**flow/config.mk**
```make
export PLATFORM = sky130hd
export DESIGN_NAME = full_CAE
export DESIGN_NICKNAME = full_CAE
export VERILOG_FILES = /design/flow/design.v
export SDC_FILE = /design/flow/constraint.sdc
export NUM_CORES = 4
export LEC_CHECK = 0
export CAP_MARGIN = 20
export CORE_MARGIN = 2
export CORE_UTILIZATION = 57
export SLEW_MARGIN = 20
```
**flow/constraint.sdc**
```tcl
create_clock -name core_clock -period 2.23 [get_ports {clk}]
set_input_delay 0.4460 -clock core_clock [delete_from_list [all_inputs] [get_ports {clk}]]
set_output_delay 0.4460 -clock core_clock [all_outputs]
set_load 0.01 [all_outputs]
```
**flow/design.v**
```verilog
module compare_and_exchange(
    input [31:0] i1,
    input [31:0] i2,
    input dir,
    input clk,
    input reset,
    input enable,
    output [31:0] o1,
    output  [31:0] o2
    );
    reg [31:0]r1;
    reg [31:0]r2;
   always @(posedge clk)
   begin
   if(reset==0)
   begin
           if(enable==1)
            begin
                 if(dir==1)
                     begin
                        if (i1<i2)
                            begin
                                 r1 <= i1;
                                 r2 <= i2;
                            end
                        else
                             begin
                                 r1 <= i2;
                                 r2 <= i1;
                             end
                       end
                 else if(dir==0)  
                     begin
                        if (i1>i2)
                            begin
                             r1 <= i1;
                             r2 <= i2;
                            end
                        else
                             begin
                                 r1 <= i2;
                                 r2 <= i1;
                              end
                      end
            end
    else if (reset==1)
    begin
    r1<=32'b0;
    r2<=32'b0;
    end
    end
    end
    assign o2=r2; 
  assign o1=r1;
endmodule
module BM4_CAE(
    input [31:0] i1,
    input [31:0] i2,
    input [31:0] i3,
    input [31:0] i4,
    input dir1,
    input dir2,
    input dir3,
    input clk,
    input reset,
    input enable,
    output [31:0] o1,
    output [31:0] o2,
    output [31:0] o3,
    output [31:0] o4
    );
    wire [31:0]r1,r2,r3,r4,r5,r6,r7,r8,r9,r10,r11,r12,r13,r14;
           compare_and_exchange cae1(i1[31:0],i2[31:0],dir1,clk,reset,enable,r1,r2);
           compare_and_exchange cae2(i3[31:0],i4[31:0],dir1,clk,reset,enable,r3,r4);
           compare_and_exchange cae3(r1[31:0],r4[31:0],dir2,clk,reset,enable,r5,r8);
           compare_and_exchange cae4(r2[31:0],r3[31:0],dir2,clk,reset,enable,r6,r7);
           compare_and_exchange cae5(r5[31:0],r6[31:0],dir3,clk,reset,enable,r11,r13);
           compare_and_exchange cae6(r7[31:0],r8[31:0],dir3,clk,reset,enable,r12,r14); 
           assign o1=r11;
           assign o2=r12;
           assign o3=r13;
           assign o4=r14;
    endmodule
module BM8_CAE(
        input [31:0] i1,
        input [31:0] i2,
        input [31:0] i3,
        input [31:0] i4,
        input [31:0] i5,
        input [31:0] i6,
        input [31:0] i7,
        input [31:0] i8,
        input dir1,
        input dir2,
        input dir3,
        input clk,
        input reset,
        input enable,
        output [31:0] o1,
        output [31:0] o2,
        output [31:0] o3,
        output [31:0] o4,
        output [31:0] o5,
        output [31:0] o6,
        output [31:0] o7,
        output [31:0] o8
        );
      wire [31:0] r1,r2 ,r3,r4,r5,r6,r7,r8,r9,r10,r11,r12,r13,r14,r15,r16,r17,r18,r19,r20,r21,r22,r23,r24;   
         compare_and_exchange cae1(i1[31:0],i8[31:0],dir1,clk,reset,enable,r1,r8);
         compare_and_exchange cae2(i2[31:0],i7[31:0],dir1,clk,reset,enable,r2,r7);
         compare_and_exchange cae3(i3[31:0],i6[31:0],dir1,clk,reset,enable,r3,r6);
         compare_and_exchange cae4(i4[31:0],i5[31:0],dir1,clk,reset,enable,r4,r5);
         compare_and_exchange cae6(r1[31:0],r2[31:0],dir2,clk,reset,enable,r9,r10); 
         compare_and_exchange cae7(r3[31:0],r4[31:0],dir2,clk,reset,enable,r11,r12); 
         compare_and_exchange cae8(r5[31:0],r6[31:0],dir2,clk,reset,enable,r13,r14);
         compare_and_exchange cae9(r7[31:0],r8[31:0],dir2,clk,reset,enable,r15,r16);
         compare_and_exchange cae10(r9[31:0],r11[31:0],dir3,clk,reset,enable,r17,r18); 
         compare_and_exchange cae11(r10[31:0],r12[31:0],dir3,clk,reset,enable,r19,r20);
         compare_and_exchange cae12(r13[31:0],r15[31:0],dir3,clk,reset,enable,r21,r22); 
         compare_and_exchange cae13(r14[31:0],r16[31:0],dir3,clk,reset,enable,r23,r24);  
        assign o1=r17;
        assign o2=r18;
        assign o3=r19;
        assign o4=r20;
        assign o5=r21;
        assign o6=r22;
        assign o7=r23;
        assign o8=r24;
      endmodule
module full_CAE(
input [31:0] i1,
input [31:0] i2,
input [31:0] i3,
input [31:0] i4,
input [31:0] i5,
input [31:0] i6,
input [31:0] i7,
input [31:0] i8,
input dir,
input clk,
input reset,
input enable,
output [31:0] o1,
output [31:0] o2,
output [31:0] o3,
output [31:0] o4,
output [31:0] o5,
output [31:0] o6,
output [31:0] o7,
output [31:0] o8
);
wire [31:0] r1,r2 ,r3,r4,r5,r6,r7,r8,r9,r10,r11,r12,r13,r14,r15,r16,r17,r18,r19,r20,r21,r22,r23,r24;
reg [6:1] dq;
always @(posedge clk)
begin
    if (reset==0 && enable==1)
        dq <= {dq[5:1], dir};
end
compare_and_exchange cae1(i1[31:0],i2[31:0],dir,clk,reset,enable,r1,r2);
compare_and_exchange cae2(i3[31:0],i4[31:0],dir,clk,reset,enable,r3,r4);
compare_and_exchange cae3(i5[31:0],i6[31:0],dir,clk,reset,enable,r5,r6);
compare_and_exchange cae4(i7[31:0],i8[31:0],dir,clk,reset,enable,r7,r8);
BM4_CAE a1(r1,r2,r3,r4,dq[1],dq[2],dq[3],clk,reset,enable,r9,r10,r11,r12);
BM4_CAE a2(r5,r6,r7,r8,dq[1],dq[2],dq[3],clk,reset,enable,r13,r14,r15,r16);
BM8_CAE a3(r9,r10,r11,r12,r13,r14,r15,r16,dq[4],dq[5],dq[6],clk,reset,enable,r17,r18,r19,r20,r21,r22,r23,r24);
assign o1=r17;
assign o2=r18;
assign o3=r19;
assign o4=r20;
assign o5=r21;
assign o6=r22;
assign o7=r23;
assign o8=r24;
endmodule
```
**flow/run.sh**
```bash
#!/bin/bash
# the make line also repeats each setting of config.mk as NAME=value (left out here)
make -C /OpenROAD-flow-scripts/flow DESIGN_CONFIG=/design/flow/config.mk WORK_HOME=/design/flow/orfs CLKGATE_MAP_FILE= finish
```
==> impl_metrics.toml, run 1 <==
# generated from flow reports
[status]
status = "finished with violations"
so.violations = "setup timing"

[setup_path]
cp_num_cells = 12
cp-endpoint = "a2.cae1.r2[27]$_DFFE_PP_"
critical_path_class = "flip-flop to flip-flop"
crit_family = "AND-OR/OR-AND gates"
endpoint_kind = "flip-flop"
rrSetupSlack_ps = -1200
rr_endpoint = "a2.cae1.r2[27]$_DFFE_PP_"
rr_worst_depth = 12
worstPathMaxFanout = 8
crit_buf_inv = 4
cp_slowest_stage_delay_ps = 390
crit_slowest_cell = "edfxtp_1"
timing.rr.start = "cae3.r2[22]$_DFFE_PP_"
cp.arrival_ps = 4030
startpoint = "cae3.r2[22]$_DFFE_PP_"
cp.required_ps = 2840
path_cells = "inv_1 > ha_1 > and2_4 > a221o_1 > a221oi_2 > o21ai_1 > a211oi_2 > mux2i_4 > buf_6 > buf_12 > buf_16 > mux2_2"
start_kind = "flip-flop"

[global_routing]
grt_pass1_vias = 73390
grt-ovfl-total = 0
grt_max_degree = 57
grt_antenna_before_repair = 12
grt_pass1_wl_um = 440900
grt_usage = 0.3252

[final_layout]
fin_area_mm2 = 0.1436
layout-area-overhead-vs-synth_pct = 44.00
nets = 11660

[detailed_routing]
route.detailed.drc = 0
routed_wirelength_um = 323000
dr.pass1.iters = 9
vias_per_cell = 5.735
final_antenna_net_count = 0
num_vias = 74500
wl_per_cell_um = 24.86
drt_iter0_drc = 6557

[pwr]
p_switching_mw = 24.81
pg_comb_mw = 22.1
comb_power_share = 0.231
irDropWorstVdd_uv = 618.2
p_seq_mw = 41.5
p_leak_nw = 64.00
p_clk_mw = 31.9
p_seq_frac = 0.435
power.density_mw_per_mm2 = 664.8
clock_power_share = 0.334
intPower_mw = 70.68
swShare = 0.2598
power-top-group = "sequential cells"

[synthesis]
ys_sh_adder = 0.1124
fp_nets = 8392
yosys_cells = 7236
ys_warn_count = 2
aoi_share = 0.06835
avgSynthCellArea_um2 = 13.79
ys_sh_xor = 0.0001756
ys_seq_frac = 0.5413
ys_chip_area_mm2 = 0.09975
top_cells_by_area = "edfxtp_1, mux2_2, ha_1"
synth-main-ff-cell = "edfxtp_1"
mux_share = 0.1906
top_area_frac = 0.5413
largest_area_cell = "edfxtp_1"
synth-simple-area-share = 0.03678
synthMostInstantiatedCell = "edfxtp_1"
common_cells = "edfxtp_1, mux2_2, inv_1, ha_1, a21oi_1"
synthArstFlopShare = 0
synth.logic.top_family = "multiplexers"
netlist_area_mm2 = 0.09975
edf_count = 1798
synthCells = 7236
netlist-cell-type-count = 64
numSynthFlops = 1798

[floorplanning]
die_w_um = 422.3
pin_count = 516
core_mm2 = 0.1738
die_y_um = 422.3
fp_util = 0.5739
rows = 153
die_area_mm2 = 0.1784

[placement]
dpl.hpwl_um = 224000
place_area_mm2 = 0.1259
place.gp.congestion = 1.036
io_buffers = 515

[sta]
skew_ps = 30.00
rsz0062_at_grt = "true"
hold_violations = 0
setup_ws_ps = -1195
setup_viol = 1793
fin_crit_sh = 1.536
worstMarginPinSlew_ps = 920.2
slew_viol_final = 0
timing.fmax_ghz = 0.2920
holdWs_ps = 19.98
fin_tns_setup_ps = -1538240
min_period_ps = 3425
max_slew_margin = 0.3852

[min_path]
min-delay-start = "i2[17]"
hold_depth = 3
min_to = "cae1.r2[17]$_DFFE_PP_"
hold_path_class = "primary input to flip-flop"

[clock_network]
root_buffer = "clkbuf_16"
cts_buffers = 188
clkSlewWorstSetupHoldPaths_ps = 60
cts.sink_count = 1798
cts_buffer_depth = 3
cts_tree = "done"
h-tree-depth = 4
clock_latency_ps = 860

[flow_run]
openroad.warnings = 32
maxCapViolations = 0
[repair_timing]
action,4_1_cts,5_1_grt
endpoints found under the hold margin,0,9
gates cloned,50,74
pin swaps,69,220
endpoints found under the setup margin,1844,1827
hold buffers,0,8
buffers inserted,115,163
gates resized,513,1146
[metal layers]
layer | up-vias | GRT usage | part of all wire
met2 | 2960 | 0.5425 | 0.49
met5 | - | 0 | 0.000065
met3 | 816 | 0.04456 | 0.059
met4 | 4 | 0.1363 | 0.057
li1 | 33990 | - | -
met1 | 36730 | 0.4279 | 0.40
[area by class of cell]
class                      count  area, µm²
inverter                     908       3421
fill                        9206      30170
clock inverter               114       1130
sequential                  1798      53990
multi-input combinational   4305      46680
tap                         2325       2909
timing repair buffer        3302      30440
antenna                        7      17.52
clock buffer                 232       5061
[stage by stage]
stage / setup WS (ps) / utilization / instances / total power, mW
after floorplan: -25450 / - / 7236 / 52.02
after global placement: -2075 / 0.7246 / 12270 / 58.59
after detailed placement: -2118 / 0.7246 / 12270 / 59.16
after CTS: -1071 / 0.7858 / 12770 / 92.35
after global routing: -1237 / 0.8264 / 12990 / 98.23
final: -1195 / 0.8264 / 12990 / 95.49
==> inputs of run 2 (changes only) <==
Settings changed: CORE_UTILIZATION 57 to 70, CTS_CLUSTER_SIZE from default to 45, HOLD_SLACK_MARGIN from default to 0.29, SETUP_SLACK_MARGIN from default to 0.67.
Clock period 2.23 ns to 2.38 ns, I/O delays scaled along.
==> run 2 against run 1 <==
The flow now stops in global routing. Die area down 18%. Synthesized cell count unchanged. Area after synthesis unchanged.
==> impl_metrics.toml, run 2 <==
# yosys + openroad results
[status]
status = "did not finish"
lastStage = "global routing"
tool.error = "[ERROR GRT-0116] Global routing finished with congestion. Check the congestion regions in the DRC Viewer."

[placement]
place.gp.congestion = 1.036
io_buffers = 515
placed_cells = 11790
dpl.hpwl_um = 233000

[synthesis]
synthArstFlopShare = 0
synthCells = 7236
avgSynthCellArea_um2 = 13.79
top_area_frac = 0.5413
yosys_cells = 7236
common_cells = "edfxtp_1, mux2_2, inv_1, ha_1, a21oi_1"
mux_share = 0.1906
largest_area_cell = "edfxtp_1"
top_cells_by_area = "edfxtp_1, mux2_2, ha_1"
synth-main-ff-cell = "edfxtp_1"
ys_sh_adder = 0.1124
synthMostInstantiatedCell = "edfxtp_1"
ys_warn_count = 2
netlist_area_mm2 = 0.09975
edf_count = 1798
synth.logic.top_family = "multiplexers"
netlist-cell-type-count = 64
ys_sh_xor = 0.0001756
ys_seq_frac = 0.5413
numSynthFlops = 1798
aoi_share = 0.06835
synth-simple-area-share = 0.03678
ys_chip_area_mm2 = 0.09975
fp_nets = 8392

[floorplanning]
core_mm2 = 0.1414
fp_util = 0.7054
rows = 138
pin_count = 516
die_area_mm2 = 0.1455
die_w_um = 381.5
die_y_um = 381.5

[global_routing]
grt-ovfl-total = 5
grt_usage = 0.7396

[clock_network]
root_buffer = "clkbuf_16"
cts_hold_buf = 0
cts_buffer_depth = 3
h-tree-depth = 4
cts_buffers = 178
cts.sink_count = 1798
[run 2: stage by stage]
step | total power, mW | setup WS [ps] | instance area [µm²]
2_1_floorplan | 48.74 | -25330 | 99760
3_3_place_gp | 54.40 | -1553 | 124800
3_5_place_dp | 55.49 | -1626 | 124800
4_1_cts | 87.10 | -1112 | 137000
[run 2: layer usage]
metal / GRT usage / overflow
met1: 0.7182 / 0
met5: 0.2718 / 0
met4: 0.7582 / 4
met3: 0.5591 / 0
met2: 0.9390 / 1
[run 2: repair_timing]
| item | CTS |
|---|---|
| gates cloned | 79 |
| setup buffers | 157 |
| resized | 638 |
| pin swaps | 112 |
| endpoints found under the setup margin | 2048 |
==> inputs of run 3 (changes only) <==
Settings changed: HOLD_SLACK_MARGIN 0.29 to default, SETUP_SLACK_MARGIN 0.67 to 0.0.
Clock period 2.38 ns to 3.19 ns, I/O delays scaled along.
==> run 3 against run 2 <==
The flow again stops in global routing. Die area stayed put. Area after synthesis stayed put. Synthesized cell count stayed put.
==> impl_metrics.toml, run 3 <==
# yosys + openroad results
[status]
status = "did not finish"
lastStage = "global routing"

[synthesis]
netlist_area_mm2 = 0.09975
numSynthFlops = 1798
fp_nets = 8392
ys_warn_count = 2
ys_sh_adder = 0.1124
synthCells = 7236
ys_sh_xor = 0.0001756
top_cells_by_area = "edfxtp_1, mux2_2, ha_1"
ys_chip_area_mm2 = 0.09975
synthMostInstantiatedCell = "edfxtp_1"
avgSynthCellArea_um2 = 13.79
synth.logic.top_family = "multiplexers"
edf_count = 1798
synthArstFlopShare = 0
mux_share = 0.1906
largest_area_cell = "edfxtp_1"
yosys_cells = 7236
synth-main-ff-cell = "edfxtp_1"
aoi_share = 0.06835
netlist-cell-type-count = 64
top_area_frac = 0.5413
ys_seq_frac = 0.5413
synth-simple-area-share = 0.03678
common_cells = "edfxtp_1, mux2_2, inv_1, ha_1, a21oi_1"

[placement]
place.gp.congestion = 1.046
dpl.hpwl_um = 212200
placed_cells = 10730
io_buffers = 515

[floorplanning]
core_mm2 = 0.1414
fp_util = 0.7054
die_area_mm2 = 0.1455
pin_count = 516
die_w_um = 381.5
rows = 138
die_y_um = 381.5

[clock_network]
cts.sink_count = 1798
cts_buffers = 176
cts_hold_buf = 0
root_buffer = "clkbuf_16"
cts_buffer_depth = 3
h-tree-depth = 4
==> run 3: timing repair <==
item | CTS
setup buffers | 123
cloned | 43
resized | 451
endpoints found under the setup margin | 1550
pin swaps | 84
==> run 3: stage by stage <==
step / power, mW / setup WS (ps) / util / cell area [µm²] / hold slack [ps]
floorplan: 36.36 / -24680 / - / 99760 / 424.4
global placement: 39.68 / -893.8 / 0.8258 / 116800 / 571.5
detailed placement: 40.22 / -960.7 / 0.8258 / 116800 / 591.8
CTS: 61.67 / -140.7 / 0.8948 / 126500 / 505.0
==> inputs of run 4 (changes only) <==
Settings changed: ABC_AREA from default to 1, CELL_PAD_IN_SITES_GLOBAL_PLACEMENT from default to 1, CORE_ASPECT_RATIO from default to 1.79, CORE_MARGIN 2 to 10, CORE_UTILIZATION 70 to 17, CTS_CLUSTER_SIZE 45 to 26, GPL_TIMING_DRIVEN from default to 0, HOLD_SLACK_MARGIN from default to 0.1, MAX_ROUTING_LAYER from default to met4, MIN_ROUTING_LAYER from default to met2, SETUP_SLACK_MARGIN 0.0 to default, SLEW_MARGIN 20 to 30, TNS_END_PERCENT from default to 25.
Clock period 3.19 ns to 3.82 ns, I/O delays scaled along.
==> run 4 against run 3 <==
Now fails the layout checks on setup timing. Synthesized cell count rose to 2.9 times the previous value. Die area rose to 6.1 times the previous value. Area after synthesis rose by 45%.
==> impl_metrics.toml, run 4 <==
# generated from flow reports
[synthesis]
synthCells = 20760
synth-simple-area-share = 0.4281
fp_nets = 21910
avgSynthCellArea_um2 = 6.985
numSynthFlops = 1798
common_cells = "nand3_1, nand2_1, inv_1, edfxtp_1, ha_1"
aoi_share = 0.01884
netlist-cell-type-count = 24
synth.logic.top_family = "simple AND/OR/NAND/NOR gates"
top_area_frac = 0.3724
yosys_cells = 20760
ys_chip_area_mm2 = 0.1450
netlist_area_mm2 = 0.1450
synthArstFlopShare = 0
synthMostInstantiatedCell = "nand3_1"
largest_area_cell = "edfxtp_1"
synth-main-ff-cell = "edfxtp_1"
ys_warn_count = 2
ys_sh_adder = 0.07733
edf_count = 1798
top_cells_by_area = "edfxtp_1, nand3_1, nand2_1"
ys_seq_frac = 0.3724
ys_sh_xor = 0
mux_share = 0

[global_routing]
grt-ovfl-total = 0
grt_max_degree = 64
grt_pass1_vias = 220900
grt_pass1_wl_um = 1154000
grt_antenna_before_repair = 0
grt_usage = 0.2850

[pwr]
p_switching_mw = 28.24
power-top-group = "sequential cells"
irDropWorstVdd_uv = 392.3
p_seq_frac = 0.358
p_clk_mw = 21.0
comb_power_share = 0.342
p_seq_mw = 25.1
swShare = 0.4030
intPower_mw = 41.84
power.density_mw_per_mm2 = 401.7
p_leak_nw = 79.18
pg_comb_mw = 24.0
clock_power_share = 0.300

[detailed_routing]
dr.pass1.iters = 14
final_antenna_net_count = 0
route.detailed.drc = 0
wl_per_cell_um = 25.48
num_vias = 211200
drt_iter0_drc = 50740
routed_wirelength_um = 842700
vias_per_cell = 6.387

[floorplanning]
core_mm2 = 0.8502
pin_count = 516
die_y_um = 1255
fp_util = 0.1705
die_w_um = 710.2
rows = 453
die_area_mm2 = 0.8917

[final_layout]
fin_area_mm2 = 0.1744
layout-area-overhead-vs-synth_pct = 20.32
final_util = 0.2052
nets = 22740

[sta]
rsz0062_at_grt = "true"
skew_ps = 127.3
min_period_ps = 3957
worstMarginPinSlew_ps = 1192
timing.fmax_ghz = 0.2527
max_slew_margin = 0.2050
setup_viol = 6
setup_ws_ps = -136.9
hold_violations = 0
fin_crit_sh = 1.036
slew_viol_final = 0

[setup_path]
crit_family = "buffers and inverters"
crit_buf_inv = 3
worstPathMaxFanout = 10
crit_slowest_cell = "clkbuf_1"
critical_path_class = "flip-flop to flip-flop"
crit_top_cell = "nand2_1"
path_cells = "inv_1 > ha_1 > a21oi_1 > nand2_1 > a21oi_1 > nand2_1 > nand2_1 > buf_2 > clkbuf_1 > nand3_1 > nand3_1 > nand2_1"
rr_worst_depth = 12
start_kind = "flip-flop"
timing.rr.start = "a2.cae6.r1[11]$_DFFE_PP_"
cp_num_cells = 12
cp.arrival_ps = 4450
rrSetupSlack_ps = -140
endpoint_kind = "flip-flop"
cp-endpoint = "a3.cae3.r2[23]$_DFFE_PP_"
cp_slowest_stage_delay_ps = 510
cp.required_ps = 4320
rr_endpoint = "a3.cae3.r2[23]$_DFFE_PP_"
startpoint = "a2.cae6.r1[11]$_DFFE_PP_"

[min_path]
hold_path_class = "primary input to flip-flop"
hold_depth = 3
min_to = "a3.cae13.r2[0]$_DFFE_PP_"
min-delay-start = "reset"

[clock_network]
clkSlewWorstSetupHoldPaths_ps = 80
cts_hold_buf = 0
cts_buffer_depth = 4
h-tree-depth = 4
cts_buffers = 202
cts_tree = "done"
clock_latency_ps = 1010
root_buffer = "clkbuf_16"
cts.sink_count = 1798

[placement]
place.gp.congestion = 1.103
dpl.hpwl_um = 665300
place_ws_ps = -1288
place_area_mm2 = 0.1670
io_buffers = 515

[flow_run]
maxCapViolations = 0
openroad.warnings = 31

[status]
so.violations = "setup timing"
status = "finished with violations"
## run 4: timing repair
item	in CTS	in global routing
endpoints found under the setup margin	187	263
setup buffers	2	0
gates resized	14	93
gates cloned	1	1
hold endpoints to repair	0	0
pin swaps	1	1
## run 4: area by class of cell
class,instances,area [µm²]
multi-input combinational,15400,76210
antenna,184,460.4
clock inverter,137,1510
sequential,1798,53990
fill,95470,675800
tap,11150,13950
timing repair buffer,623,7979
inverter,2013,7585
buffer,1547,7513
clock buffer,226,5230
## run 4: through the flow
| step | hold WS, ps | power [mW] | std cells | TNS (ps) |
|---|---|---|---|---|
| after floorplan | 424.4 | 39.02 | 20760 | - |
| after global placement | 436.2 | 49.08 | 32420 | - |
| after detailed placement | 443.5 | 48.35 | 32520 | -633200 |
| after CTS | 458.0 | 69.33 | 32890 | 0 |
| after global routing | 408.1 | 73.76 | 32890 | -292.0 |
| final | 379.5 | 70.07 | 33070 | -444.8 |
## run 4: metal layers
layer | routed length (µm) | track usage | share of wire | up-vias
li1 | - | - | - | 71400
met1 | 0 | - | 0 | 71410
met2 | 430800 | 0.3547 | 0.51 | 60280
met3 | 299300 | 0.3107 | 0.36 | 8127
met4 | 112500 | 0.09619 | 0.13 | 0
met5 | 0 | - | 0 | -
==> inputs of run 5 (changes only) <==
Settings changed: ABC_AREA 1 to default, CELL_PAD_IN_SITES_GLOBAL_PLACEMENT 1 to default, CORE_ASPECT_RATIO 1.79 to default, CORE_MARGIN 10 to 2, CORE_UTILIZATION 17 to 45, CTS_CLUSTER_SIZE 26 to default, GPL_TIMING_DRIVEN 0 to default, HOLD_SLACK_MARGIN 0.1 to default, MAX_ROUTING_LAYER met4 to default, MIN_ROUTING_LAYER met2 to default, SLEW_MARGIN 30 to 20, TNS_END_PERCENT 25 to default.
Clock period 3.82 ns to 6.28 ns, I/O delays scaled along.
==> run 5 against run 4 <==
The run now finishes clean. Sequential share of layout area up 16 points. Area after synthesis down 31%. First-iteration DRC count down 89%. Utilization up 32 points. Clock skew down 95 ps. Count of clock-buffer cells in the layout up 17. Synthesized cell count down 65%. Flip-flop count unchanged. Die area down 75%. Global-route usage down 4.3 points. Final cell count down 67%. Combinational power down 81%. Critical endpoint is now a3.cae8.r2[24]$_DFFE_PP_.
==> impl_metrics.toml, run 5 <==
# generated from flow reports
[setup_path]
worstPathMaxFanout = 33
cp.arrival_ps = 5220
crit_slowest_cell = "nor4_1"
cp-endpoint = "a3.cae8.r2[24]$_DFFE_PP_"
rrSetupSlack_ps = 1640
cp_num_cells = 9
cp.required_ps = 6860
cp_slowest_stage_delay_ps = 890
rr_worst_depth = 9
timing.rr.start = "a3.cae4.r2[14]$_DFFE_PP_"
crit_family = "multiplexers"
path_cells = "ha_1 > nand4_1 > nor4_1 > o21ai_0 > o211ai_1 > a31oi_1 > mux2_2 > buf_12 > mux2_2"
rr_endpoint = "a3.cae8.r2[24]$_DFFE_PP_"
critical_path_class = "flip-flop to flip-flop"
crit_top_cell = "mux2_2"
endpoint_kind = "flip-flop"
startpoint = "a3.cae4.r2[14]$_DFFE_PP_"
crit_buf_inv = 1
start_kind = "flip-flop"

[global_routing]
grt_antenna_before_repair = 13
grt-ovfl-total = 0
grt_pass1_wl_um = 400900
grt_max_degree = 130
grt_pass1_vias = 59700
grt_usage = 0.2416

[floorplanning]
die_area_mm2 = 0.2255
core_mm2 = 0.2199
fp_util = 0.4535
rows = 172
pin_count = 516
die_w_um = 474.8
die_y_um = 474.8

[synthesis]
ys_sh_xor = 0.0001756
aoi_share = 0.06835
synth-simple-area-share = 0.03678
ys_seq_frac = 0.5413
largest_area_cell = "edfxtp_1"
yosys_cells = 7236
synthMostInstantiatedCell = "edfxtp_1"
ys_chip_area_mm2 = 0.09975
common_cells = "edfxtp_1, mux2_2, inv_1, ha_1, a21oi_1"
synth.logic.top_family = "multiplexers"
ys_warn_count = 2
mux_share = 0.1906
netlist-cell-type-count = 64
top_cells_by_area = "edfxtp_1, mux2_2, ha_1"
numSynthFlops = 1798
edf_count = 1798
netlist_area_mm2 = 0.09975
avgSynthCellArea_um2 = 13.79
synth-main-ff-cell = "edfxtp_1"
fp_nets = 8392
synthArstFlopShare = 0
ys_sh_adder = 0.1124
top_area_frac = 0.5413
synthCells = 7236

[detailed_routing]
final_antenna_net_count = 0
routed_wirelength_um = 273700
drt_iter0_drc = 5515
wl_per_cell_um = 25.00
vias_per_cell = 5.584
dr.pass1.iters = 7
route.detailed.drc = 0
num_vias = 61120

[sta]
slew_viol_final = 0
fin_tns_setup_ps = 0
rsz0062_at_grt = "false"
max_slew_margin = 0.2551
skew_ps = 32.06
worstMarginPinSlew_ps = 1086
timing.fmax_ghz = 0.2154
min_period_ps = 4643
fin_crit_sh = 0.7393
setup_viol = 0
hold_violations = 0

[clock_network]
root_buffer = "clkbuf_16"
cts_tree = "done"
cts_setup_buffers = 0
cts_buffer_depth = 3
cts_resized = 0
clock_latency_ps = 850
h-tree-depth = 4
cts_buffers = 198
cts_hold_buf = 0
cts.sink_count = 1798
clkSlewWorstSetupHoldPaths_ps = 60

[pwr]
intPower_mw = 23.42
power-top-group = "sequential cells"
power.density_mw_per_mm2 = 272.8
p_clk_mw = 11.7
p_switching_mw = 7.903
clock_power_share = 0.374
p_leak_nw = 45.18
p_total_mw = 31.32
irDropWorstVdd_uv = 303.3
comb_power_share = 0.149
p_seq_mw = 14.9
pg_comb_mw = 4.68
p_seq_frac = 0.476
swShare = 0.2523

[placement]
place_area_mm2 = 0.1083
place.gp.congestion = 0.9162
io_buffers = 515
dpl.hpwl_um = 217500

[flow_run]
openroad.warnings = 43
maxCapViolations = 0

[min_path]
min-delay-start = "cae1.r1[0]$_DFFE_PP_"
min_to = "a1.cae1.r1[0]$_DFFE_PP_"
hold_path_class = "flip-flop to flip-flop"
hold_depth = 1

[final_layout]
fin_area_mm2 = 0.1148
layout-area-overhead-vs-synth_pct = 15.13
nets = 8982

[status]
status = "timing/DRC/antenna clean"
[run 5: layout make-up]
class,instances,area [µm²]
Sequential cell,1798,53990
Clock inverter,114,1199
Fill cell,18470,105100
Clock buffer,243,5273
Antenna cell,4,10.01
Multi-Input combinational cell,4305,40910
Tap cell,2958,3701
Inverter,908,3408
Timing Repair Buffer,615,6354
[run 5: routing by layer]
layer | vias up | part of all wire | global-route usage
li1 | 28670 | - | -
met1 | 30280 | 0.48 | 0.3617
met2 | 1785 | 0.44 | 0.3650
met3 | 380 | 0.052 | 0.03074
met4 | 12 | 0.030 | 0.07201
met5 | - | 0.00030 | 0
[run 5: per-stage QoR]
| stage | cells | worst slack [ps] | hold WS, ps | utilization |
|---|---|---|---|---|
| finish | 10950 | 1637 | 593.8 | 0.5222 |
| global route | 10940 | 1478 | 610.8 | 0.5221 |
| CTS | 10940 | 1571 | 592.0 | 0.5218 |
| detailed placement | 10580 | 1164 | 569.6 | 0.4924 |
| global placement | 10580 | 1161 | 578.3 | 0.4922 |
| floorplan | 7236 | -22210 | 424.4 | - |
==> inputs of run 6 (changes only) <==
Settings changed: ABC_AREA from default to 1, CORE_ASPECT_RATIO from default to 1.51, CORE_UTILIZATION 45 to 69, CTS_CLUSTER_DIAMETER from default to 400, CTS_CLUSTER_SIZE from default to 100, PLACE_DENSITY from default to 0.36.
Clock period 6.28 ns to 2.27 ns, I/O delays scaled along.
==> run 6 against run 5 <==
The run now fails in global routing. Die area shrank 5.1%. Area after synthesis is 45% higher. Synthesized cell count grew to 2.9 times the previous value.
==> impl_metrics.toml, run 6 <==
# yosys + openroad results
[status]
status = "did not finish"
lastStage = "global routing"
tool.error = "[ERROR GRT-0232] Routing congestion too high. Check the congestion heatmap in the GUI."

[clock_network]
cts_buffer_depth = 3
root_buffer = "clkbuf_16"
cts_hold_buf = 0
cts_buffers = 21
cts.sink_count = 1798
h-tree-depth = 1

[global_routing]
grt-ovfl-total = 18
grt_usage = 0.6109

[synthesis]
ys_warn_count = 2
synthArstFlopShare = 0
netlist-cell-type-count = 24
ys_sh_xor = 0
ys_chip_area_mm2 = 0.1450
common_cells = "nand3_1, nand2_1, inv_1, edfxtp_1, ha_1"
top_cells_by_area = "edfxtp_1, nand3_1, nand2_1"
numSynthFlops = 1798
ys_seq_frac = 0.3724
netlist_area_mm2 = 0.1450
synthMostInstantiatedCell = "nand3_1"
avgSynthCellArea_um2 = 6.985
fp_nets = 21910
yosys_cells = 20760
largest_area_cell = "edfxtp_1"
synth-main-ff-cell = "edfxtp_1"
mux_share = 0
synth-simple-area-share = 0.4281
ys_sh_adder = 0.07733
synth.logic.top_family = "simple AND/OR/NAND/NOR gates"
top_area_frac = 0.3724
edf_count = 1798
synthCells = 20760
aoi_share = 0.01884

[placement]
place_area_mm2 = 0.1717
place.gp.congestion = 1.209
io_buffers = 515
place_ws_ps = -718.7
dpl.hpwl_um = 392100

[floorplanning]
fp_util = 0.6944
core_mm2 = 0.2088
die_w_um = 377.0
die_area_mm2 = 0.2139
pin_count = 516
die_y_um = 567.2
rows = 206
[run 6: layer usage]
metal,global-route usage,GRT overflow
met1,0.6033,0
met3,0.3502,4
met4,0.6413,13
met5,0.1150,0
met2,0.8504,1
[run 6: repair_timing]
action                                  4_1_cts
endpoints found under the setup margin     1558
buffers inserted                            125
pin swaps                                   216
gates cloned                                 82
gates resized                               761
[run 6: stage by stage]
step | TNS [ps] | std cells | hold slack, ps | power [mW]
4_1_cts | -383570 | 25330 | 69.68 | 93.01
2_1_floorplan | - | 20760 | 424.4 | 65.66
3_3_place_gp | -456040 | 25100 | 687.9 | 78.84
3_5_place_dp | -600060 | 25100 | 691.9 | 80.47
==> inputs of run 7 (changes only) <==
Settings changed: ABC_AREA 1 to default, CORE_ASPECT_RATIO 1.51 to default, CORE_UTILIZATION 69 to 70, CTS_CLUSTER_DIAMETER 400 to 37, CTS_CLUSTER_SIZE 100 to 51, PLACE_DENSITY 0.36 to default, SETUP_SLACK_MARGIN from default to -0.22.
Clock period 2.27 ns to 2.62 ns, I/O delays scaled along.
==> run 7 against run 6 <==
The run fails in clock tree synthesis. Die area fell by 32%. Synthesized cell count fell by 65%. Area after synthesis fell by 31%.
==> impl_metrics.toml, run 7 <==
# yosys + openroad results
[synthesis]
largest_area_cell = "edfxtp_1"
ys_seq_frac = 0.5413
ys_chip_area_mm2 = 0.09975
synthCells = 7236
common_cells = "edfxtp_1, mux2_2, inv_1, ha_1, a21oi_1"
aoi_share = 0.06835
ys_sh_xor = 0.0001756
synth.logic.top_family = "multiplexers"
synthArstFlopShare = 0
ys_sh_adder = 0.1124
fp_nets = 8392
netlist-cell-type-count = 64
top_cells_by_area = "edfxtp_1, mux2_2, ha_1"
netlist_area_mm2 = 0.09975
synth-main-ff-cell = "edfxtp_1"
numSynthFlops = 1798
yosys_cells = 7236
synth-simple-area-share = 0.03678
top_area_frac = 0.5413
ys_warn_count = 2
avgSynthCellArea_um2 = 13.79
synthMostInstantiatedCell = "edfxtp_1"
mux_share = 0.1906
edf_count = 1798

[placement]
placed_cells = 11770
place.gp.congestion = 1.024
place_area_mm2 = 0.1246
dpl.hpwl_um = 236200
io_buffers = 515

[status]
lastStage = "clock tree synthesis"
status = "did not finish"
tool.error = "[ERROR DPL-0033] detailed placement checks failed during check placement."

[floorplanning]
die_y_um = 381.5
fp_util = 0.7054
pin_count = 516
die_area_mm2 = 0.1455
core_mm2 = 0.1414
die_w_um = 381.5
rows = 138
## run 7: stage by stage
step / utilization / setup TNS, ps / setup slack [ps] / power [mW]
floorplan: - / - / -25140 / 44.28
global placement: 0.8814 / -1281220 / -1433 / 49.39
detailed placement: 0.8814 / -1511550 / -1694 / 50.45
==> inputs of run 8 (changes only) <==
Settings changed: CORE_UTILIZATION 70 to 66, CTS_CLUSTER_DIAMETER 37 to default, CTS_CLUSTER_SIZE 51 to 42, HOLD_SLACK_MARGIN from default to 0.29, SETUP_SLACK_MARGIN -0.22 to -0.21.
Clock period 2.62 ns to 3.24 ns, I/O delays scaled along.
==> run 8 against run 7 <==
The layout now fails its checks (setup timing). Die area increased by 6.0%. Area after synthesis stayed put. Synthesized cell count unchanged.
==> impl_metrics.toml, run 8 <==
# generated from flow reports
[status]
status = "finished with violations"
so.violations = "setup timing"

[final_layout]
fin_area_mm2 = 0.1234
fill_cells = 8127
layout-area-overhead-vs-synth_pct = 23.75
flop_area_mm2 = 0.05399
nets = 10150
logic_area_mm2 = 0.04139

[pwr]
pg_comb_mw = 11.0
p_seq_mw = 28.7
comb_power_share = 0.181
p_switching_mw = 15.72
irDropWorstVdd_uv = 543.2
clock_power_share = 0.344
p_leak_nw = 51.19
intPower_mw = 44.79
power-top-group = "sequential cells"
p_clk_mw = 20.8
p_seq_frac = 0.475
power.density_mw_per_mm2 = 490.2
swShare = 0.2599

[setup_path]
crit_family = "simple AND/OR/NAND/NOR gates"
rrSetupSlack_ps = -300
cp.arrival_ps = 4110
startpoint = "a3.cae7.r2[10]$_DFFE_PP_"
crit_buf_inv = 4
crit_slowest_cell = "nor4_4"
rr_worst_depth = 12
cp_slowest_stage_delay_ps = 450
worstPathMaxFanout = 16
cp.required_ps = 3810
cp-endpoint = "a3.cae11.r2[18]$_DFFE_PP_"
critical_path_class = "flip-flop to flip-flop"
path_cells = "inv_1 > ha_1 > nand4_1 > nor4_4 > o21ai_2 > buf_4 > o211ai_1 > a31oi_2 > mux2i_4 > buf_12 > buf_12 > mux2_2"
cp_num_cells = 12
start_kind = "flip-flop"
crit_top_cell = "buf_12"
endpoint_kind = "flip-flop"
timing.rr.start = "a3.cae7.r2[10]$_DFFE_PP_"
rr_endpoint = "a3.cae11.r2[18]$_DFFE_PP_"

[sta]
fin_tns_setup_ps = -84040
slew_viol_final = 0
hold_violations = 0
max_slew_margin = 0.2879
setup_ws_ps = -303.8
setup_viol = 1144
fin_crit_sh = 1.094
skew_ps = 54.90
rsz0062_at_grt = "true"
min_period_ps = 3544
timing.fmax_ghz = 0.2822
worstMarginPinSlew_ps = 1066

[synthesis]
synthArstFlopShare = 0
netlist-cell-type-count = 64
top_area_frac = 0.5413
aoi_share = 0.06835
largest_area_cell = "edfxtp_1"
numSynthFlops = 1798
avgSynthCellArea_um2 = 13.79
synth-main-ff-cell = "edfxtp_1"
netlist_area_mm2 = 0.09975
ys_sh_xor = 0.0001756
ys_seq_frac = 0.5413
fp_nets = 8392
synthMostInstantiatedCell = "edfxtp_1"
common_cells = "edfxtp_1, mux2_2, inv_1, ha_1, a21oi_1"
synthCells = 7236
synth.logic.top_family = "multiplexers"
ys_sh_adder = 0.1124
edf_count = 1798
ys_warn_count = 2
top_cells_by_area = "edfxtp_1, mux2_2, ha_1"
synth-simple-area-share = 0.03678
mux_share = 0.1906
yosys_cells = 7236
ys_chip_area_mm2 = 0.09975

[min_path]
min-delay-start = "i4[9]"
hold_path_class = "primary input to flip-flop"
min_to = "cae2.r1[9]$_DFFE_PP_"
hold_depth = 2

[detailed_routing]
wl_met1_um = 112500
num_vias = 68060
maxUsedRoutingLayer = "met5"
route.detailed.drc = 0
dr.pass1.iters = 9
drt_iter0_drc = 6854
met3WireLength_um = 18830
wl_per_cell_um = 24.83
met2_length_um = 131500
final_antenna_net_count = 0
routed_wirelength_um = 277200
vias_per_cell = 6.097

[placement]
place_area_mm2 = 0.1162
place_ws_ps = -919.1
place.gp.congestion = 1.002
io_buffers = 515
dpl.hpwl_um = 213100

[global_routing]
grt-ovfl-total = 0
grt_usage = 0.3534
grt_antenna_before_repair = 9
grt_pass1_vias = 68150
grt_pass1_wl_um = 408800
grt_max_degree = 129

[clock_network]
root_buffer = "clkbuf_16"
cts_buffer_depth = 3
clkSlewWorstSetupHoldPaths_ps = 60
cts_hold_buf = 0
cts_tree = "done"
h-tree-depth = 4
clock_latency_ps = 840
cts.sink_count = 1798
cts_buffers = 184

[floorplanning]
die_area_mm2 = 0.1543
core_mm2 = 0.1500
die_y_um = 392.8
die_w_um = 392.8
fp_util = 0.6652
rows = 142
pin_count = 516

[flow_run]
maxCapViolations = 0
openroad.warnings = 38
==> run 8: area by class of cell <==
class / count / share of cell area
Sequential cell: 1798 / 0.4374
Timing Repair Buffer: 1795 / 0.1316
Multi-Input combinational cell: 4305 / 0.3353
Antenna cell: 1 / 0.00002027
Clock inverter: 117 / 0.009153
Tap cell: 2016 / 0.02043
Clock buffer: 223 / 0.03849
Inverter: 908 / 0.02761
==> run 8: timing repair <==
item / CTS / global route
pin swaps: 15 / 17
endpoints found under the setup margin: 603 / 810
gates resized: 43 / 85
setup buffers: 18 / 24
gates cloned: 5 / 10
==> run 8: metrics by stage <==
stage / power, mW / hold slack [ps] / std cells / utilization
floorplan: 35.80 / 424.4 / 7236 / -
global placement: 39.05 / 579.1 / 10770 / 0.7752
detailed placement: 39.50 / 587.6 / 10770 / 0.7752
CTS: 60.19 / 482.1 / 11130 / 0.8179
global route: 62.36 / 528.9 / 11160 / 0.8232
finish: 60.51 / 528.9 / 11160 / 0.8232
==> run 8: per-layer routing <==
layer	GRT usage	vias up
li1	-	30970
met1	0.4746	33320
met2	0.5776	3110
met3	0.04897	650
met4	0.1529	14
met5	0	-
==> inputs of run 9 (changes only) <==
Settings changed: ABC_AREA from default to 1, CORE_ASPECT_RATIO from default to 1.46, CORE_UTILIZATION 66 to 50, CTS_CLUSTER_SIZE 42 to default, GPL_TIMING_DRIVEN from default to 0, HOLD_SLACK_MARGIN 0.29 to default, PLACE_DENSITY_LB_ADDON from default to 0.03, SETUP_SLACK_MARGIN -0.21 to default, SLEW_MARGIN 20 to 25.
Clock period 3.24 ns to 4.03 ns, I/O delays scaled along.
==> run 9 against run 8 <==
The layout still fails its checks (setup timing). Design area is 32% higher. Final cell count grew 130%. Worst hold slack got worse by 66 ps. Critical path type unchanged.
==> impl_metrics.toml, run 9 <==
# generated from flow reports
[status]
status = "finished with violations"
so.violations = "setup timing"

[setup_path]
cp.required_ps = 4490
path_cells = "inv_1 > ha_1 > a21oi_1 > o21a_1 > nand2_1 > a21oi_1 > buf_2 > clkbuf_1 > nand3_1 > nand3_1 > nand2_1"
endpoint_kind = "flip-flop"
start_kind = "flip-flop"
cp-endpoint = "a3.cae1.r2[16]$_DFFE_PP_"
cp_slowest_stage_delay_ps = 690
rrSetupSlack_ps = -20
worstPathMaxFanout = 10
rr_worst_depth = 11
crit_family = "buffers and inverters"
startpoint = "a2.cae6.r2[29]$_DFFE_PP_"
critical_path_class = "flip-flop to flip-flop"
cp.arrival_ps = 4510
rr_endpoint = "a3.cae1.r2[16]$_DFFE_PP_"
crit_buf_inv = 3
timing.rr.start = "a2.cae6.r2[29]$_DFFE_PP_"
crit_slowest_cell = "edfxtp_1"
cp_num_cells = 11

[clock_network]
root_buffer = "clkbuf_16"
h-tree-depth = 4
cts_tree = "done"
cts_buffers = 177
cts.sink_count = 1798
cts_setup_buffers = 0
cts_buffer_depth = 4
clock_latency_ps = 940
clkSlewWorstSetupHoldPaths_ps = 80

[synthesis]
synth-simple-area-share = 0.4281
numSynthFlops = 1798
largest_area_cell = "edfxtp_1"
aoi_share = 0.01884
synthCells = 20760
ys_sh_xor = 0
avgSynthCellArea_um2 = 6.985
ys_chip_area_mm2 = 0.1450
synth-main-ff-cell = "edfxtp_1"
yosys_cells = 20760
edf_count = 1798
ys_sh_adder = 0.07733
synth.logic.top_family = "simple AND/OR/NAND/NOR gates"
synthArstFlopShare = 0
ys_seq_frac = 0.3724
common_cells = "nand3_1, nand2_1, inv_1, edfxtp_1, ha_1"
mux_share = 0
netlist_area_mm2 = 0.1450
synthMostInstantiatedCell = "nand3_1"
fp_nets = 21910
ys_warn_count = 2
top_area_frac = 0.3724
top_cells_by_area = "edfxtp_1, nand3_1, nand2_1"
netlist-cell-type-count = 24

[floorplanning]
fp_util = 0.5029
die_w_um = 449.6
pin_count = 516
core_mm2 = 0.2883
rows = 238
die_area_mm2 = 0.2943
die_y_um = 654.6

[sta]
setup_viol = 2
fin_tns_setup_ps = -32.03
slew_viol_final = 0
timing.fmax_ghz = 0.2468
min_period_ps = 4051
holdWs_ps = 463.2
max_slew_margin = 0.1761
worstMarginPinSlew_ps = 1236
hold_violations = 0
setup_ws_ps = -21.47
fin_crit_sh = 1.005
skew_ps = 51.07

[final_layout]
nets = 22680
fin_area_mm2 = 0.1624
layout-area-overhead-vs-synth_pct = 12.05

[pwr]
comb_power_share = 0.333
p_clk_mw = 16.8
p_switching_mw = 22.40
power-top-group = "sequential cells"
clock_power_share = 0.277
swShare = 0.3699
p_total_mw = 60.54
irDropWorstVdd_uv = 300.7
pg_comb_mw = 20.2
p_seq_mw = 23.6
intPower_mw = 38.15
p_leak_nw = 77.96
p_seq_frac = 0.390
power.density_mw_per_mm2 = 372.7

[global_routing]
grt_usage = 0.3976
grt_antenna_before_repair = 83
grt-ovfl-total = 0
grt_pass1_wl_um = 884500
grt_pass1_vias = 137200
grt_max_degree = 30

[detailed_routing]
drt_iter0_drc = 16880
wl_per_cell_um = 23.47
vias_per_cell = 5.849
routed_wirelength_um = 599900
dr.pass1.iters = 10
num_vias = 149500
final_antenna_net_count = 0
route.detailed.drc = 0

[placement]
dpl.hpwl_um = 476200
io_buffers = 515
place.gp.congestion = 1.073
place_area_mm2 = 0.1566

[flow_run]
openroad.warnings = 29
maxCapViolations = 0

[min_path]
min-delay-start = "dq[2]$_DFFE_PP_"
min_to = "dq[3]$_DFFE_PP_"
hold_path_class = "flip-flop to flip-flop"
hold_depth = 0
run 9: through the flow:
stage | cells | setup slack (ps) | util
2_1_floorplan | 20760 | -23740 | -
3_3_place_gp | 25110 | -32740 | 0.5375
3_5_place_dp | 25180 | -515.5 | 0.5433
4_1_cts | 25490 | 395.7 | 0.5628
5_1_grt | 25520 | -7.248 | 0.5632
6_report | 25560 | -21.47 | 0.5635
run 9: cell type report:
type | instances | area (µm²)
Multi-Input combinational cell | 15400 | 76020
Sequential cell | 1798 | 53990
Clock inverter | 99 | 1075
Antenna cell | 72 | 180.2
Tap cell | 3840 | 4805
Buffer | 1547 | 7445
Timing Repair Buffer | 589 | 6810
Inverter | 2013 | 7556
Clock buffer | 205 | 4556
Fill cell | 28080 | 125800
run 9: routing by layer:
metal | routed length [µm] | global-route usage | vias to the layer above
met2 | 282800 | 0.6644 | 7830
met3 | 41980 | 0.06677 | 2149
met1 | 198000 | 0.4120 | 68100
met5 | 227 | 0 | -
li1 | - | - | 71390
met4 | 76850 | 0.4154 | 38
run 9: what timing repair did:
item,CTS,global route
setup endpoints to repair,0,3
hold buffers,0,0
gates resized,0,3
==> inputs of run 10 (changes only) <==
Settings changed: ABC_AREA 1 to default, CAP_MARGIN 20 to 30, CELL_PAD_IN_SITES_DETAIL_PLACEMENT from default to 2, CELL_PAD_IN_SITES_GLOBAL_PLACEMENT from default to 3, CORE_ASPECT_RATIO 1.46 to 0.88, CORE_MARGIN 2 to 9, CORE_UTILIZATION 50 to 19, CTS_CLUSTER_DIAMETER from default to 48, CTS_CLUSTER_SIZE from default to 13, GPL_ROUTABILITY_DRIVEN from default to 0, GPL_TIMING_DRIVEN 0 to default, MAX_ROUTING_LAYER from default to met5, MIN_ROUTING_LAYER from default to met2, PLACE_DENSITY from default to 0.56, PLACE_DENSITY_LB_ADDON 0.03 to default, SETUP_SLACK_MARGIN from default to 0.74.
Clock period 4.03 ns to 6.84 ns, I/O delays scaled along.
==> run 10 against run 9 <==
Now clean on timing, DRC and antenna. Register-to-register slack gained 1800 ps. Synthesized cell count shrank 65%. Worst setup slack gained 1800 ps. Combinational power shrank 77%. First-iteration DRC count shrank 38%. Fmax shrank 20%. Sequential share of layout area grew 10 points. Clock skew grew 11 ps. Critical path depth shrank 2. Die area grew 87%. Critical path type unchanged. Highest routed layer unchanged.
==> impl_metrics.toml, run 10 <==
# generated from flow reports
[status]
status = "timing/DRC/antenna clean"

[setup_path]
rrSetupSlack_ps = 1780
cp.arrival_ps = 5720
cp.required_ps = 7500
critical_path_class = "flip-flop to flip-flop"
worstPathMaxFanout = 46
startpoint = "a1.cae5.r2[11]$_DFFE_PP_"
rr_worst_depth = 9
start_kind = "flip-flop"
crit_top_cell = "mux2_2"
path_cells = "ha_1 > nand4_1 > nor4_1 > o21ai_0 > o211ai_1 > a31oi_1 > mux2_2 > buf_4 > mux2_2"
crit_slowest_cell = "nor4_1"
crit_buf_inv = 1
cp-endpoint = "a3.cae3.r2[28]$_DFFE_PP_"
timing.rr.start = "a1.cae5.r2[11]$_DFFE_PP_"
crit_family = "multiplexers"
rr_endpoint = "a3.cae3.r2[28]$_DFFE_PP_"
cp_slowest_stage_delay_ps = 830
cp_num_cells = 9
endpoint_kind = "flip-flop"

[global_routing]
grt_pass1_wl_um = 553300
grt_pass1_vias = 103600
grt_usage = 0.2123
grt_antenna_before_repair = 0
grt_max_degree = 158
grt-ovfl-total = 0

[pwr]
p_leak_nw = 47.35
comb_power_share = 0.133
swShare = 0.2835
p_seq_mw = 14.0
irDropWorstVdd_uv = 197.5
power.density_mw_per_mm2 = 286.1
p_switching_mw = 10.09
p_total_mw = 35.60
pg_comb_mw = 4.72
p_seq_frac = 0.393
clock_power_share = 0.474
p_clk_mw = 16.9
intPower_mw = 25.51
power-top-group = "clock"

[synthesis]
netlist-cell-type-count = 64
netlist_area_mm2 = 0.09975
numSynthFlops = 1798
avgSynthCellArea_um2 = 13.79
ys_chip_area_mm2 = 0.09975
synthMostInstantiatedCell = "edfxtp_1"
ys_seq_frac = 0.5413
aoi_share = 0.06835
ys_sh_xor = 0.0001756
ys_sh_adder = 0.1124
fp_nets = 8392
synthArstFlopShare = 0
largest_area_cell = "edfxtp_1"
common_cells = "edfxtp_1, mux2_2, inv_1, ha_1, a21oi_1"
edf_count = 1798
synth.logic.top_family = "multiplexers"
synthCells = 7236
top_cells_by_area = "edfxtp_1, mux2_2, ha_1"
ys_warn_count = 2
yosys_cells = 7236
top_area_frac = 0.5413
synth-simple-area-share = 0.03678
mux_share = 0.1906
synth-main-ff-cell = "edfxtp_1"

[clock_network]
clock_latency_ps = 1000
cts_buffer_depth = 4
cts_tree = "done"
cts_buffers = 319
root_buffer = "clkbuf_16"
h-tree-depth = 5
cts.sink_count = 1798
cts_resized = 0
cts_setup_buffers = 0
cts_hold_buf = 0
clkSlewWorstSetupHoldPaths_ps = 50

[sta]
setup_viol = 0
slew_viol_final = 0
min_period_ps = 5061
fin_tns_setup_ps = 0
skew_ps = 62.44
rsz0062_at_grt = "false"
timing.fmax_ghz = 0.1976
hold_violations = 0
worstMarginPinSlew_ps = 975.6
max_slew_margin = 0.3496
fin_crit_sh = 0.7400

[detailed_routing]
final_antenna_net_count = 0
vias_per_cell = 5.609
route.detailed.drc = 0
routed_wirelength_um = 406100
wl_per_cell_um = 26.76
drt_iter0_drc = 10500
num_vias = 85110
dr.pass1.iters = 9

[min_path]
min_to = "a1.cae2.r1[10]$_DFFE_PP_"
hold_path_class = "flip-flop to flip-flop"
hold_depth = 1
min-delay-start = "cae2.r2[10]$_DFFE_PP_"

[final_layout]
flop_area_mm2 = 0.05399
nets = 9105
logic_area_mm2 = 0.04097
fill_cells = 56030
layout-area-overhead-vs-synth_pct = 24.74

[flow_run]
maxCapViolations = 0
openroad.warnings = 55

[placement]
dpl.hpwl_um = 320300
io_buffers = 515

[floorplanning]
rows = 249
die_w_um = 790.4
pin_count = 516
die_area_mm2 = 0.5515
core_mm2 = 0.5228
fp_util = 0.1908
die_y_um = 697.7
[run 10: final cells by class]
cell class / count / area share
Timing Repair Buffer: 617 / 0.05025
Tap cell: 6902 / 0.06940
Clock inverter: 228 / 0.02183
Antenna cell: 67 / 0.001347
Multi-Input combinational cell: 4305 / 0.3293
Clock buffer: 350 / 0.06662
Inverter: 908 / 0.02739
Sequential cell: 1798 / 0.4339
[run 10: per-layer routing]
| layer | global-route usage | wire, µm | part of all wire | vias to the layer above |
|---|---|---|---|---|
| li1 | - | - | - | 28880 |
| met1 | - | 0 | 0 | 28880 |
| met2 | 0.2237 | 187700 | 0.46 | 25630 |
| met3 | 0.3263 | 196000 | 0.48 | 1591 |
| met4 | 0.02864 | 15820 | 0.039 | 137 |
| met5 | 0.09656 | 6557 | 0.016 | - |
[run 10: metrics by stage]
stage	instances	hold WS [ps]	util	instance area, µm²	setup WS, ps
2_1_floorplan	7236	424.4	-	99760	-21760
3_3_place_gp	14510	597.7	0.2162	113000	802.3
3_5_place_dp	14520	600.0	0.2165	113200	1189
4_1_cts	15100	609.1	0.2375	124200	1910
5_1_grt	15110	629.0	0.2377	124300	1657
6_report	15180	603.7	0.2380	124400	1779
==> inputs of run 11 (changes only) <==
Settings changed: CAP_MARGIN 30 to 20, CELL_PAD_IN_SITES_DETAIL_PLACEMENT 2 to default, CELL_PAD_IN_SITES_GLOBAL_PLACEMENT 3 to default, CORE_ASPECT_RATIO 0.88 to 1.34, CORE_MARGIN 9 to 2, CORE_UTILIZATION 19 to 70, CTS_CLUSTER_DIAMETER 48 to default, CTS_CLUSTER_SIZE 13 to 34, GPL_ROUTABILITY_DRIVEN 0 to default, MAX_ROUTING_LAYER met5 to default, MIN_ROUTING_LAYER met2 to default, PLACE_DENSITY 0.56 to default, SETUP_SLACK_MARGIN 0.74 to -0.23, SLEW_MARGIN 25 to 20.
Clock period 6.84 ns to 2.87 ns, I/O delays scaled along.
==> run 11 against run 10 <==
The flow now stops in global routing. Die area down 74%. Synthesized cell count unchanged. Area after synthesis unchanged.
==> impl_metrics.toml, run 11 <==
# yosys + openroad results
[global_routing]
grt-ovfl-total = 40
grt_usage = 0.8119

[placement]
place.gp.congestion = 1.053
dpl.hpwl_um = 230200
placed_cells = 11540
place_ws_ps = -1351
io_buffers = 515

[synthesis]
ys_sh_adder = 0.1124
synth-simple-area-share = 0.03678
mux_share = 0.1906
synth.logic.top_family = "multiplexers"
largest_area_cell = "edfxtp_1"
synth-main-ff-cell = "edfxtp_1"
edf_count = 1798
netlist-cell-type-count = 64
numSynthFlops = 1798
synthArstFlopShare = 0
fp_nets = 8392
ys_seq_frac = 0.5413
top_cells_by_area = "edfxtp_1, mux2_2, ha_1"
avgSynthCellArea_um2 = 13.79
synthMostInstantiatedCell = "edfxtp_1"
ys_sh_xor = 0.0001756
ys_chip_area_mm2 = 0.09975
yosys_cells = 7236
aoi_share = 0.06835
netlist_area_mm2 = 0.09975
ys_warn_count = 2
common_cells = "edfxtp_1, mux2_2, inv_1, ha_1, a21oi_1"
synthCells = 7236
top_area_frac = 0.5413

[status]
tool.error = "[ERROR GRT-0232] Routing congestion too high. Check the congestion heatmap in the GUI."
status = "did not finish"
lastStage = "global routing"

[clock_network]
h-tree-depth = 4
root_buffer = "clkbuf_16"
cts_buffer_depth = 3
cts_buffers = 167
cts.sink_count = 1798

[floorplanning]
pin_count = 516
core_mm2 = 0.1417
die_w_um = 330.1
die_y_um = 441.0
fp_util = 0.7038
die_area_mm2 = 0.1456
rows = 160
run 11: layer usage:
layer  GRT overflow  global-route usage
met1              0              0.7878
met2             21              0.9410
met3              1              0.7241
met4             18              0.7785
met5              0              0.6007
run 11: repair_timing:
action                     in CTS
resized                       357
hold buffers                    0
pin swaps                      84
cloned                         39
buffers inserted              115
setup endpoints to repair    1721
run 11: per-stage QoR:
stage | cell area (µm²) | power [mW]
CTS | 132000 | 69.70
detailed placement | 123100 | 45.83
global placement | 123100 | 44.94
floorplan | 99760 | 40.42
==> inputs of run 12 (changes only) <==
Settings changed: CAP_MARGIN 20 to 15, CELL_PAD_IN_SITES_DETAIL_PLACEMENT from default to 2, CELL_PAD_IN_SITES_GLOBAL_PLACEMENT from default to 3, CORE_ASPECT_RATIO 1.34 to 0.88, CORE_MARGIN 2 to 6, CORE_UTILIZATION 70 to 50, CTS_CLUSTER_DIAMETER from default to 48, CTS_CLUSTER_SIZE 34 to 13, GPL_ROUTABILITY_DRIVEN from default to 0, MAX_ROUTING_LAYER from default to met5, MIN_ROUTING_LAYER from default to met2, PLACE_DENSITY from default to 0.56, SETUP_SLACK_MARGIN -0.23 to 0.74, SLEW_MARGIN 20 to 25.
Clock period 2.87 ns to 6.84 ns, I/O delays scaled along.
==> run 12 against run 11 <==
Now clean on timing, DRC and antenna. Die area is 45% higher. Area after synthesis stayed put. Synthesized cell count stayed put.
==> impl_metrics.toml, run 12 <==
# generated from flow reports
[placement]
io_buffers = 515
dpl.hpwl_um = 269700
place_area_mm2 = 0.1076
placed_cells = 10240
place_ws_ps = 1318

[sta]
setup_ws_ps = 1473
worstMarginPinSlew_ps = 1193
fin_tns_setup_ps = 0
fin_crit_sh = 0.7847
skew_ps = 40.65
setup_viol = 0
hold_violations = 0
timing.fmax_ghz = 0.1863
slew_viol_final = 0
rsz0062_at_grt = "false"
max_slew_margin = 0.1973
min_period_ps = 5367

[synthesis]
ys_sh_adder = 0.1124
common_cells = "edfxtp_1, mux2_2, inv_1, ha_1, a21oi_1"
synthCells = 7236
synth-simple-area-share = 0.03678
synth-main-ff-cell = "edfxtp_1"
aoi_share = 0.06835
ys_sh_xor = 0.0001756
edf_count = 1798
numSynthFlops = 1798
top_cells_by_area = "edfxtp_1, mux2_2, ha_1"
synth.logic.top_family = "multiplexers"
netlist-cell-type-count = 64
fp_nets = 8392
ys_warn_count = 2
ys_seq_frac = 0.5413
synthMostInstantiatedCell = "edfxtp_1"
ys_chip_area_mm2 = 0.09975
avgSynthCellArea_um2 = 13.79
synthArstFlopShare = 0
netlist_area_mm2 = 0.09975
mux_share = 0.1906
largest_area_cell = "edfxtp_1"
top_area_frac = 0.5413
yosys_cells = 7236

[setup_path]
cp.required_ps = 7480
path_cells = "inv_1 > ha_1 > a21o_1 > nand3_1 > a21oi_1 > a2111oi_0 > o21ai_0 > a21oi_1 > mux2i_4 > buf_4 > mux2_2"
rr_worst_depth = 11
crit_family = "AND-OR/OR-AND gates"
critical_path_class = "flip-flop to flip-flop"
rr_endpoint = "a1.cae5.r1[14]$_DFFE_PP_"
worstPathMaxFanout = 40
timing.rr.start = "a1.cae4.r1[5]$_DFFE_PP_"
cp_slowest_stage_delay_ps = 980
cp-endpoint = "a1.cae5.r1[14]$_DFFE_PP_"
start_kind = "flip-flop"
cp.arrival_ps = 6010
endpoint_kind = "flip-flop"
cp_num_cells = 11
crit_slowest_cell = "mux2i_4"
crit_top_cell = "a21oi_1"
crit_buf_inv = 2
rrSetupSlack_ps = 1470
startpoint = "a1.cae4.r1[5]$_DFFE_PP_"

[clock_network]
cts.sink_count = 1798
cts_resized = 0
cts_hold_buf = 0
root_buffer = "clkbuf_16"
clock_latency_ps = 910
cts_tree = "done"
h-tree-depth = 4
cts_buffers = 199
cts_setup_buffers = 0
clkSlewWorstSetupHoldPaths_ps = 70
cts_buffer_depth = 3

[global_routing]
grt_antenna_before_repair = 0
met3_usage = 0.6305
grt_max_degree = 186
grt-ovfl-total = 0
grtUsageMet1 = 0
grt_pass1_wl_um = 512800
grt_pass1_vias = 104900
grt.met2_usage = 0.5846
busiest_layer = "met3"
grt_usage = 0.4903

[final_layout]
layout-area-overhead-vs-synth_pct = 14.79
layout.cells.non_filler = 10650
nets = 8965
fill_cells = 17660
fin_area_mm2 = 0.1145

[min_path]
hold_path_class = "flip-flop to flip-flop"
min_to = "a3.cae12.r1[24]$_DFFE_PP_"
min-delay-start = "a3.cae9.r1[24]$_DFFE_PP_"
hold_depth = 1

[pwr]
p_switching_mw = 8.714
p_clk_mw = 11.7
irDropWorstVdd_uv = 238.6
p_leak_nw = 45.16
swShare = 0.2865
p_seq_mw = 13.9
clock_power_share = 0.385
power-top-group = "sequential cells"
p_seq_frac = 0.457
p_total_mw = 30.41
pg_comb_mw = 4.83
comb_power_share = 0.159
intPower_mw = 21.70
power.density_mw_per_mm2 = 265.6

[detailed_routing]
num_vias = 89250
dr.pass1.iters = 17
routed_wirelength_um = 360900
route.detailed.drc = 0
drt_iter0_drc = 19340
wl_per_cell_um = 33.87
final_antenna_net_count = 0
vias_per_cell = 8.377

[floorplanning]
die_w_um = 488.1
rows = 153
die_area_mm2 = 0.2104
pin_count = 516
fp_util = 0.5040
core_mm2 = 0.1979
die_y_um = 431.0

[flow_run]
openroad.warnings = 50
maxCapViolations = 0

[status]
status = "timing/DRC/antenna clean"
==> run 12: layout make-up <==
type / instances / area, µm² / share of cell area
antenna: 57 / 142.6 / 0.001246
clock buffer: 220 / 5186 / 0.04529
clock inverter: 134 / 1551 / 0.01355
inverter: 908 / 3408 / 0.02977
multi-input combinational: 4305 / 40950 / 0.3577
sequential: 1798 / 53990 / 0.4715
tap: 2635 / 3297 / 0.02879
timing repair buffer: 597 / 5973 / 0.05217
==> run 12: per-stage QoR <==
stage / hold WS [ps] / util
floorplan: 424.4 / -
finish: 611.2 / 0.5785
global placement: 581.5 / 0.5434
CTS: 602.2 / 0.5775
detailed placement: 595.0 / 0.5434
global route: 608.2 / 0.5777
==> run 12: per-layer routing <==
metal	wire length (µm)	up-vias	part of all wire
met5	6726	-	0.019
met4	36570	197	0.10
met3	146200	3728	0.41
met2	171400	28400	0.47
met1	0	28460	0
li1	-	28460	-
==> inputs of run 13 (changes only) <==
Settings changed: CAP_MARGIN 15 to 20, CELL_PAD_IN_SITES_DETAIL_PLACEMENT 2 to default, CELL_PAD_IN_SITES_GLOBAL_PLACEMENT 3 to default, CORE_ASPECT_RATIO 0.88 to default, CORE_MARGIN 6 to 2, CORE_UTILIZATION 50 to 58, CTS_CLUSTER_DIAMETER 48 to default, CTS_CLUSTER_SIZE 13 to 56, GPL_ROUTABILITY_DRIVEN 0 to default, MAX_ROUTING_LAYER met5 to default, MIN_ROUTING_LAYER met2 to default, PLACE_DENSITY 0.56 to default, SETUP_SLACK_MARGIN 0.74 to -0.31, SLEW_MARGIN 25 to 20.
Clock period 6.84 ns to 3.18 ns, I/O delays scaled along.
==> run 13 against run 12 <==
Now fails the layout checks on antenna rules, setup timing. Worst setup slack lost 1700 ps. Total power grew 100%. Area after synthesis is the same. Routed wire length shrank 24%. Global-route usage shrank 18 points. Largest cell class unchanged.
==> impl_metrics.toml, run 13 <==
# generated from flow reports
[global_routing]
grt_pass1_wl_um = 404400
grt_antenna_before_repair = 9
grt_usage = 0.3068
grt_max_degree = 118
grt_pass1_vias = 66470
grt-ovfl-total = 0

[synthesis]
synth-main-ff-cell = "edfxtp_1"
common_cells = "edfxtp_1, mux2_2, inv_1, ha_1, a21oi_1"
ys_seq_frac = 0.5413
edf_count = 1798
synthArstFlopShare = 0
largest_area_cell = "edfxtp_1"
netlist-cell-type-count = 64
fp_nets = 8392
top_cells_by_area = "edfxtp_1, mux2_2, ha_1"
numSynthFlops = 1798
mux_share = 0.1906
netlist_area_mm2 = 0.09975
avgSynthCellArea_um2 = 13.79
synth-simple-area-share = 0.03678
synth.logic.top_family = "multiplexers"
ys_sh_xor = 0.0001756
top_area_frac = 0.5413
ys_sh_adder = 0.1124
yosys_cells = 7236
synthCells = 7236
ys_chip_area_mm2 = 0.09975
synthMostInstantiatedCell = "edfxtp_1"
ys_warn_count = 2
aoi_share = 0.06835

[sta]
skew_ps = 32.51
setup_viol = 1593
timing.fmax_ghz = 0.2920
fin_crit_sh = 1.077
max_slew_margin = 0.3579
rsz0062_at_grt = "true"
holdWs_ps = 515.5
min_period_ps = 3425
worstMarginPinSlew_ps = 963.1
slew_viol_final = 0
setup_ws_ps = -244.7
fin_tns_setup_ps = -167690
hold_violations = 0

[min_path]
hold_depth = 2
min-delay-start = "i4[4]"
min_to = "cae2.r1[4]$_DFFE_PP_"
hold_path_class = "primary input to flip-flop"

[pwr]
swShare = 0.2542
power-top-group = "sequential cells"
clock_power_share = 0.348
p_seq_mw = 29.2
irDropWorstVdd_uv = 517.2
comb_power_share = 0.182
pg_comb_mw = 11.3
p_clk_mw = 21.6
intPower_mw = 46.33
power.density_mw_per_mm2 = 494.1
p_leak_nw = 52.47
p_total_mw = 62.12
p_switching_mw = 15.79
p_seq_frac = 0.470

[detailed_routing]
vias_per_cell = 5.728
drt_iter0_drc = 5744
final_antenna_net_count = 1
dr.pass1.iters = 6
wl_per_cell_um = 23.30
route.detailed.drc = 0
routed_wirelength_um = 272500
num_vias = 67000

[placement]
io_buffers = 515
dpl.hpwl_um = 216300
place.gp.congestion = 0.9764
place_area_mm2 = 0.1191
placed_cells = 11320
place_ws_ps = -1215

[flow_run]
maxCapViolations = 0
openroad.warnings = 38

[clock_network]
cts_buffers = 190
clock_latency_ps = 860
clkSlewWorstSetupHoldPaths_ps = 60
h-tree-depth = 4
cts_tree = "done"
root_buffer = "clkbuf_16"
cts.sink_count = 1798
cts_hold_buf = 0
cts_buffer_depth = 3

[setup_path]
timing.rr.start = "a1.cae4.r2[5]$_DFFE_PP_"
rr_worst_depth = 14
cp.arrival_ps = 4020
rr_endpoint = "a1.cae6.r2[24]$_DFFE_PP_"
crit_family = "buffers and inverters"
crit_buf_inv = 5
cp-endpoint = "a1.cae6.r2[24]$_DFFE_PP_"
critical_path_class = "flip-flop to flip-flop"
path_cells = "ha_1 > a21o_1 > nand3_1 > a21oi_1 > a2111oi_2 > buf_4 > o21ai_0 > buf_4 > a21oi_1 > buf_4 > mux2i_4 > buf_4 > buf_12 > mux2_2"
endpoint_kind = "flip-flop"
cp_slowest_stage_delay_ps = 420
rrSetupSlack_ps = -240
cp.required_ps = 3770
worstPathMaxFanout = 32
start_kind = "flip-flop"
startpoint = "a1.cae4.r2[5]$_DFFE_PP_"
cp_num_cells = 14
crit_slowest_cell = "mux2_2"
crit_top_cell = "buf_4"

[floorplanning]
rows = 152
die_y_um = 418.7
fp_util = 0.5828
die_w_um = 418.7
core_mm2 = 0.1712
pin_count = 516
die_area_mm2 = 0.1753

[final_layout]
fin_area_mm2 = 0.1257
layout-area-overhead-vs-synth_pct = 26.03
layout.cells.non_filler = 11700
final_util = 0.7345
fill_cells = 11270
nets = 10460

[status]
so.violations = "antenna rules, setup timing"
status = "finished with violations"
-- run 13: final cells by class --
class	instances	area, µm²	area share
clock inverters	108	988.4	0.007862
clock buffers	239	5024	0.03996
well taps	2233	2794	0.02222
flip-flops and latches	1798	53990	0.4295
diodes	7	17.52	0.0001393
repair buffers	2099	18420	0.1465
inverters	908	3408	0.02711
multi-input cells	4305	41070	0.3267
-- run 13: routing by layer --
layer,vias up,global-route usage,share of wire
met4,2,0.1086,0.039
met5,-,0,0.000059
met1,32760,0.4343,0.45
met2,2171,0.4908,0.46
met3,484,0.03615,0.052
li1,31590,-,-
-- run 13: timing repair --
item | 4_1_cts | 5_1_grt
setup endpoints to repair | 270 | 640
cloned | 1 | 7
gates resized | 15 | 33
setup buffers | 1 | 17
pin swaps | 3 | 9
Power and IR drop assume default switching activity.
